== the reference run ==
Design LMFE, start of the top module:
module LMFE ( clk, reset, Din, in_en, busy, out_valid, Dout, mem_cen, mem_wen, mem_addr, mem_d, mem_q);
For scale: roughly 5100 cells after synthesis, about 480 flip-flops, about 49 I/O pins, about 38000 µm² of cells after synthesis.
clock: 2.64 ns
lec_check: 0
abc_area: 1
cap_margin: 25
cell_pad_in_sites_detail_placement: 2
cell_pad_in_sites_global_placement: 0
core_aspect_ratio: 1.28
core_margin: 9
core_utilization: 42
cts_cluster_size: 54
gpl_routability_driven: 0
hold_slack_margin: 0.23
max_routing_layer: met4
min_routing_layer: met1
place_density_lb_addon: 0.12
setup_slack_margin: 0.63
slew_margin: 20
run.sh (not shown) runs the stock make flow with config.mk's settings and CLKGATE_MAP_FILE=.
The reference run failed in clock tree synthesis (4_1_cts) with DPL-0033.
Inputs modified between the reference run and the trial run:
Settings: CAP_MARGIN: 25 -> 20; PLACE_DENSITY_LB_ADDON: 0.12 -> unset; SETUP_SLACK_MARGIN: 0.63 -> unset; CTS_CLUSTER_SIZE: 54 -> unset; ABC_AREA: 1 -> unset; CORE_ASPECT_RATIO: 1.28 -> unset; CELL_PAD_IN_SITES_DETAIL_PLACEMENT: 2 -> unset; MAX_ROUTING_LAYER: met4 -> unset; MIN_ROUTING_LAYER: met1 -> unset; HOLD_SLACK_MARGIN: 0.23 -> unset; GPL_ROUTABILITY_DRIVEN: 0 -> unset; CORE_UTILIZATION: 42 -> 65; CELL_PAD_IN_SITES_GLOBAL_PLACEMENT: 0 -> unset; CORE_MARGIN: 9 -> 2; the clock period (ns, I/O delays scaled along): 2.64 -> 3.25.
### Flow results
- Relative to the reference run, area after synthesis has increased by 0.95% in the trial run.
- NOTE: area of the chip in the trial run falls short of that of the reference run
- Post-synth tally of flip-flops with integrated enable came out exactly the same in the reference run and the trial run.
- NOTE: average cell area after synthesis in the trial run exceeds that of the reference run
- Every stage of the flow completed for the trial run, and the final layout passed the timing, DRC and antenna checks.

LMFE again, from the RTL that the note above started with.
Settings: LEC_CHECK=0, CAP_MARGIN=20, CELL_PAD_IN_SITES_GLOBAL_PLACEMENT=3, CORE_MARGIN=2, CORE_UTILIZATION=40, GPL_ROUTABILITY_DRIVEN=0, MIN_ROUTING_LAYER=met2, SLEW_MARGIN=20; clock period 6.0 ns.
The baseline produced a layout that fails on design-rule violations.
Rerun with:
--- a/flow/config.mk
+++ b/flow/config.mk
@@ -8,7 +8,8 @@
 export CAP_MARGIN = 20
-export CELL_PAD_IN_SITES_GLOBAL_PLACEMENT = 3
-export CORE_MARGIN = 2
+export CORE_MARGIN = 10
 export CORE_UTILIZATION = 40
-export GPL_ROUTABILITY_DRIVEN = 0
-export MIN_ROUTING_LAYER = met2
+export CTS_CLUSTER_SIZE = 60
+export HOLD_SLACK_MARGIN = -0.06
+export MAX_ROUTING_LAYER = met4
 export SLEW_MARGIN = 20
+export TNS_END_PERCENT = 60
This time the run went through all stages and came out clean.
Global-route usage decreases by 16 points.
Hold slack loses 8.5 ps.
Routed wire length came out lower by about 10%.
Clock skew is about the same.
Fmax goes up by about 2.6%.
Non-clock buffer count falls by 7.
Design area fell by about 0.54%.
Clock-buffer cell count is lower by 21.
Rerun with:
--- a/flow/config.mk
+++ b/flow/config.mk
@@ -7,9 +7,13 @@
 export LEC_CHECK = 0
+export ABC_AREA = 1
 export CAP_MARGIN = 20
-export CORE_MARGIN = 10
+export CELL_PAD_IN_SITES_DETAIL_PLACEMENT = 2
+export CELL_PAD_IN_SITES_GLOBAL_PLACEMENT = 3
+export CORE_MARGIN = 7
 export CORE_UTILIZATION = 40
-export CTS_CLUSTER_SIZE = 60
-export HOLD_SLACK_MARGIN = -0.06
+export GPL_ROUTABILITY_DRIVEN = 0
+export HOLD_SLACK_MARGIN = 0.23
 export MAX_ROUTING_LAYER = met4
+export MIN_ROUTING_LAYER = met2
+export PLACE_DENSITY_LB_ADDON = 0.15
 export SLEW_MARGIN = 20
-export TNS_END_PERCENT = 60
Effect:
- area after synthesis goes down by 0.94%
- setup slack got worse by 570 ps
- clock skew increases by 5.2 ps
Rerun with:
==> flow/config.mk (replaced) <==
export PLATFORM = sky130hd
export DESIGN_NAME = LMFE
export DESIGN_NICKNAME = LMFE
export VERILOG_FILES = /design/flow/design.v
export SDC_FILE = /design/flow/constraint.sdc
export NUM_CORES = 4
export LEC_CHECK = 0
export CAP_MARGIN = 20
export CORE_MARGIN = 2
export CORE_UTILIZATION = 40
export SLEW_MARGIN = 20
==> flow/constraint.sdc (replaced) <==
create_clock -name core_clock -period 4.21 [get_ports {clk}]
set_input_delay 0.8420 -clock core_clock [delete_from_list [all_inputs] [get_ports {clk}]]
set_output_delay 0.8420 -clock core_clock [all_outputs]
set_load 0.01 [all_outputs]
What happened:
- The new run ran to the end with no violations
- wire length went down by 28%
- non-clock buffer count went up by 92
- core utilization went up by 0.95 points
